Setup of build 67:
// Top_FFT
module Top_FFT #(
    parameter   INTEGER_SIZE = 4,
                FRACT_SIZE = 14,
                NFFT = 64
) (
    input       wire                                             clk, rst,
    input       wire                                             start_FFT,
    input       wire    signed  [INTEGER_SIZE+FRACT_SIZE-1:0]    serial_in_r, serial_in_i,
    output      wire    signed  [INTEGER_SIZE+FRACT_SIZE-1:0]    serial_out_r, serial_out_i,
    output      wire                                             end_FFT, data_valid_FFT
);
localparam DATA_WIDTH = INTEGER_SIZE+FRACT_SIZE ;
wire    [$clog2(NFFT)-1:0]        start_stages;
wire    [DATA_WIDTH-1:0]        stage2_in_r, stage2_in_i;
wire    [DATA_WIDTH-1:0]        stage3_in_r, stage3_in_i;
wire    [DATA_WIDTH-1:0]        stage4_in_r, stage4_in_i;
wire    [DATA_WIDTH-1:0]        stage5_in_r, stage5_in_i;
wire    [DATA_WIDTH-1:0]        stage6_in_r, stage6_in_i;
wire    [DATA_WIDTH-1:0]        stage7_in_r, stage7_in_i;
FFT_1st_stage #(.INTEGER_SIZE(INTEGER_SIZE), .FRACT_SIZE(FRACT_SIZE), .STAGE_NO(1), .NFFT(NFFT)) ST1 (
    .clk(clk),
    .rst(rst),
    .start_conv(start_stages[0]),
    .serial_in_r(serial_in_r),
    .serial_in_i(serial_in_i),
    .serial_out_r(stage2_in_r),
    .serial_out_i(stage2_in_i)
);
FFT_2nd_stage #(.INTEGER_SIZE(INTEGER_SIZE), .FRACT_SIZE(FRACT_SIZE), .STAGE_NO(2), .NFFT(NFFT)) ST2 (
    .clk(clk),
    .rst(rst),
    .start_conv(start_stages[1]),
    .serial_in_r(stage2_in_r),
    .serial_in_i(stage2_in_i),
    .serial_out_r(stage3_in_r),
    .serial_out_i(stage3_in_i)
);
FFT_3rd_stage #(.INTEGER_SIZE(INTEGER_SIZE), .FRACT_SIZE(FRACT_SIZE), .STAGE_NO(3), .NFFT(NFFT)) ST3 (
    .clk(clk),
    .rst(rst),
    .start_conv(start_stages[2]),
    .serial_in_r(stage3_in_r),
    .serial_in_i(stage3_in_i),
    .serial_out_r(stage4_in_r),
    .serial_out_i(stage4_in_i)
);
  ...
Size in the first run: roughly 21000 cells after synthesis, roughly 3400 flip-flops, about 77 I/O pins.
make LEC_CHECK=0 ABC_AREA=1 CAP_MARGIN=20 CELL_PAD_IN_SITES_DETAIL_PLACEMENT=1 CELL_PAD_IN_SITES_GLOBAL_PLACEMENT=2 CORE_MARGIN=6 CORE_UTILIZATION=40 GPL_ROUTABILITY_DRIVEN=1 HOLD_SLACK_MARGIN=-0.05 MAX_ROUTING_LAYER=met4 MIN_ROUTING_LAYER=met1 PLACE_DENSITY_LB_ADDON=0.01 SLEW_MARGIN=35 TNS_END_PERCENT=35 finish   # period 12.0 ns
run.sh (not shown) runs the stock make flow with config.mk's settings and CLKGATE_MAP_FILE=.
Per the final summary, build 67 finished and its layout is clean on timing, DRC and antenna.
Input changes introduced in build 50 (baseline for comparison: build 67):
Settings: a change of CORE_UTILIZATION from 40 to 65; an added GPL_TIMING_DRIVEN of 1; a deleted GPL_ROUTABILITY_DRIVEN that had been 1; a change of HOLD_SLACK_MARGIN from -0.05 to 0.02; a deleted TNS_END_PERCENT that had been 35; an added CTS_CLUSTER_SIZE of 74; an added SETUP_SLACK_MARGIN of 1.15; a deleted CELL_PAD_IN_SITES_DETAIL_PLACEMENT that had been 1; a change of MIN_ROUTING_LAYER from met1 to met2; a change of CORE_MARGIN from 6 to 2; an added PLACE_DENSITY of 0.6; a deleted CELL_PAD_IN_SITES_GLOBAL_PLACEMENT that had been 2; a change of SLEW_MARGIN from 35 to 20; a deleted PLACE_DENSITY_LB_ADDON that had been 0.01; an added CTS_CLUSTER_DIAMETER of 165; an added CORE_ASPECT_RATIO of 1.46.
--- outcome ---
Run status, build 50: aborted in global routing (5_1_grt), error GRT-0116. Floorplan row count: build 67 and build 50 compared, lower one is build 50. Build 67 -> build 50: simple-gate share of the synthesized area flat. From build 67 to build 50, mapped cell area did not move at all. In the reports for build 67 and build 50, the smaller deepest level of the CTS H-tree belongs to build 50.
> inputs changed (build 50 -> build 81)
Settings: a deleted CTS_CLUSTER_SIZE that had been 74; a deleted CORE_ASPECT_RATIO that had been 1.46; a deleted MIN_ROUTING_LAYER that had been met2; a change of GPL_TIMING_DRIVEN from 1 to 0; a deleted MAX_ROUTING_LAYER that had been met4.
==> results <==
Of the runs build 81 and build 50, none of them finished clean.
Build 50 never completed; the flow aborted with a tool error in global routing (5_1_grt).
Number of clock buffers inserted by TritonCTS: build 81 > build 50
Compared with build 50, build 81 degrades pre-CTS setup slack.
As far as area after synthesis goes, build 50 and build 81 are indistinguishable; the numbers are identical.
#### Input delta (build 88 over build 81)
Settings: removing ABC_AREA (formerly 1); changing CORE_UTILIZATION from 65 to 70; removing CTS_CLUSTER_DIAMETER (formerly 165); removing HOLD_SLACK_MARGIN (formerly 0.02); removing SETUP_SLACK_MARGIN (formerly 1.15); removing GPL_TIMING_DRIVEN (formerly 0); changing the clock period (ns, I/O delays scaled along) from 12.0 to 8.97.
Findings:
- Build 88: flow completed, timing, DRC and antenna clean
- Compared with build 81, in build 88 leakage power lower, tally of non-filler cells in the final layout -4125, multi-input combinational cell count saw a decrease.
- For the signed area change from the synthesized netlist to the final layout, build 88 came in 0.21 points higher than build 81 did.
- Relative to build 81, build 88 degrades worst-case setup slack after placement.
- Relative slew slack ends up lower on build 81.
Power and IR drop assume default switching activity.
